==> job 6673: inputs <==
Design alu16_top, start of the top module:
module alu16_top(clk, valA, valB, aluop, sub, lr, cc, result);
make LEC_CHECK=0 CAP_MARGIN=20 CORE_MARGIN=2 CORE_UTILIZATION=70 CTS_CLUSTER_DIAMETER=246 CTS_CLUSTER_SIZE=37 HOLD_SLACK_MARGIN=-0.08 PLACE_DENSITY=0.69 SLEW_MARGIN=20 finish   # period 2.27 ns
run.sh (not shown) runs the stock make flow with config.mk's settings and CLKGATE_MAP_FILE=.
==> job 8998: changes against job 6673 <==
==> flow/config.mk (replaced) <==
export PLATFORM = sky130hd
export DESIGN_NAME = alu16_top
export DESIGN_NICKNAME = alu16_top
export VERILOG_FILES = /design/flow/design.v
export SDC_FILE = /design/flow/constraint.sdc
export NUM_CORES = 4
export LEC_CHECK = 0
export ABC_AREA = 1
export CAP_MARGIN = 20
export CORE_ASPECT_RATIO = 1.17
export CORE_MARGIN = 2
export CORE_UTILIZATION = 64
export GPL_ROUTABILITY_DRIVEN = 1
export MIN_ROUTING_LAYER = met1
export SLEW_MARGIN = 20
==> flow/constraint.sdc (replaced) <==
create_clock -name core_clock -period 2.88 [get_ports {clk}]
set_input_delay 0.5760 -clock core_clock [delete_from_list [all_inputs] [get_ports {clk}]]
set_output_delay 0.5760 -clock core_clock [all_outputs]
set_load 0.01 [all_outputs]
==> job 3234: changes against job 6673 <==
--- a/flow/config.mk
+++ b/flow/config.mk
@@ -8,8 +8,4 @@
 export CAP_MARGIN = 20
 export CORE_MARGIN = 2
-export CORE_UTILIZATION = 70
-export CTS_CLUSTER_DIAMETER = 246
-export CTS_CLUSTER_SIZE = 37
-export HOLD_SLACK_MARGIN = -0.08
-export PLACE_DENSITY = 0.69
+export CORE_UTILIZATION = 25
 export SLEW_MARGIN = 20
==> flow/constraint.sdc (replaced) <==
create_clock -name core_clock -period 4.55 [get_ports {clk}]
set_input_delay 0.9100 -clock core_clock [delete_from_list [all_inputs] [get_ports {clk}]]
set_output_delay 0.9100 -clock core_clock [all_outputs]
set_load 0.01 [all_outputs]
==> results <==
Against job 8998, the area after synthesis of job 3234 is higher by about 12%.
Job 3234 ran to the end with no violations. Job 8998 aborted during global routing (5_1_grt) (GRT-0232). Job 6673 never finished: it broke off in detailed placement (3_5_place_dp), error DPL-0038.
Between job 8998 and job 6673, the lower synthesized cell count is in job 6673 (gap about 14%, measured against job 6673).
The die area of job 3234 is 2.8 times that of job 8998.

* * *

==> inputs of run C <==
alu16_top again, from the RTL that the note above started with.
==> flow/config.mk <==
export PLATFORM = sky130hd
export DESIGN_NAME = alu16_top
export DESIGN_NICKNAME = alu16_top
export VERILOG_FILES = /design/flow/design.v
export SDC_FILE = /design/flow/constraint.sdc
export NUM_CORES = 4
export LEC_CHECK = 0
export CAP_MARGIN = 20
export CORE_ASPECT_RATIO = 0.51
export CORE_MARGIN = 2
export CORE_UTILIZATION = 40
export CTS_CLUSTER_DIAMETER = 385
export CTS_CLUSTER_SIZE = 98
export SETUP_SLACK_MARGIN = -0.44
export SLEW_MARGIN = 20
==> flow/constraint.sdc <==
create_clock -name core_clock -period 4.7 [get_ports {clk}]
set_input_delay 0.9400 -clock core_clock [delete_from_list [all_inputs] [get_ports {clk}]]
set_output_delay 0.9400 -clock core_clock [all_outputs]
set_load 0.01 [all_outputs]
==> run F (differences from run C) <==
Settings changed: CORE_ASPECT_RATIO 0.51 to unset, CORE_UTILIZATION 40 to 61, CTS_CLUSTER_DIAMETER 385 to unset, CTS_CLUSTER_SIZE 98 to unset, SETUP_SLACK_MARGIN -0.44 to unset.
==> flow/constraint.sdc (replaced) <==
create_clock -name core_clock -period 2.27 [get_ports {clk}]
set_input_delay 0.4540 -clock core_clock [delete_from_list [all_inputs] [get_ports {clk}]]
set_output_delay 0.4540 -clock core_clock [all_outputs]
set_load 0.01 [all_outputs]
==> run P (differences from run C) <==
Settings changed: CORE_ASPECT_RATIO 0.51 to unset, CORE_UTILIZATION 40 to 13, CTS_CLUSTER_DIAMETER 385 to unset, CTS_CLUSTER_SIZE 98 to unset, SETUP_SLACK_MARGIN -0.44 to unset.
==> flow/constraint.sdc (replaced) <==
create_clock -name core_clock -period 5.01 [get_ports {clk}]
set_input_delay 1.0020 -clock core_clock [delete_from_list [all_inputs] [get_ports {clk}]]
set_output_delay 1.0020 -clock core_clock [all_outputs]
set_load 0.01 [all_outputs]
==> qor summary <==
| item | run C | run F | run P |
|---|---|---|---|
| Number of clock buffers in the layout | 11 | - | 10 |
| Number of fill cells in the layout | 1614 | - | 5809 |
| Switching share of power | 0.381 | - | 0.399 |
| CP startpoint kind | register | - | register |
| Clock tree from TritonCTS | yes | - | yes |
| Portion of total power attributed to sequential cells | 0.274 | - | 0.289 |
| CP Data Arrival Time | 4.75 ns | - | 4.81 ns |
| Multi-Input Combinational | 659 | - | 659 |
| Multi-input combinational cell area | 4940 sq um | - | 4940 sq um |
| Final GP Congestion | 1.03 | 1.21 | 1.01 |
| Detailed-route wire length per cell | 27.4 um | - | 19.9 um |
| Final setup skew | 0.00595 ns | - | 0.0153 ns |
| Max-cap check violation count | 0 | - | 0 |
| Status | no timing/DRC/antenna violations | aborted with a tool error | no timing/DRC/antenna violations |
| Failing step | - | global routing (5_1_grt) | - |
| Die height | 96.6 um | 109 um | 231 um |
| WS Path Type | reg -> reg | - | reg -> reg |
| Sum of buffers and inverters on the critical path | 3 | - | 2 |

* * *

==> job 3788: inputs <==
alu16_top again, from the RTL that the note above started with.
Settings: LEC_CHECK=0, CAP_MARGIN=20, CORE_ASPECT_RATIO=1.79, CORE_MARGIN=2, CORE_UTILIZATION=40, CTS_CLUSTER_DIAMETER=395, CTS_CLUSTER_SIZE=98, SETUP_SLACK_MARGIN=-0.44, SLEW_MARGIN=20, TNS_END_PERCENT=20; clock period 4.7 ns.
==> inputs of job 3971, as changes to job 3788 <==
Settings changed: CORE_UTILIZATION 40 to 68, CTS_CLUSTER_DIAMETER 395 to 220, TNS_END_PERCENT 20 to default.
==> results <==
Of job 3788 and job 3971, job 3788 has the higher die size (gap 67%, measured against job 3971). In synthesized cell count, job 3788 and job 3971 do not differ. Area after synthesis is the same in job 3971 and job 3788. Job 3788 produced a clean layout. Job 3971 stopped in global routing with GRT-0116.
==> figures <==
| metric | job 3788 | job 3971 |
|---|---|---|
| Pre-CTS setup slack | 388 ps | 356 ps |
| Die width | 101 um | 78.3 um |
| Synthesis area per yosys | 6720 um^2 | 6720 um^2 |
| Vertical die dimension | 177 um | 137 um |
| Core footprint | 16500 um^2 | 9610 um^2 |
| Floorplan Utilization | 40.8% | 69.9% |
| Count of boundary I/O pins | 59 | 59 |
| Final weighted congestion of routability-driven global placement | 1.06 | 1.30 |
| Result of the run | complete, no violations | did not finish |
| Last stage reached | - | global routing |
| Area leader, netlist | sky130_fd_sc_hd__dfxtp_1 | sky130_fd_sc_hd__dfxtp_1 |
| Total die area | 17900 um^2 | 10700 um^2 |
| Placed inst area | 7830 um^2 | 7520 um^2 |
| Synth Seq Share | 17.0% | 17.0% |
| Cell count after placement | 1119 | 1022 |
| FFs w/ async S/R, synth | 0% | 0% |
| FP Rows | 63 | 48 |
| Detailed placer's ending HPWL | 24400 um | 20400 um |
Power figures rest on the tool's default switching activity, not on a simulated workload.
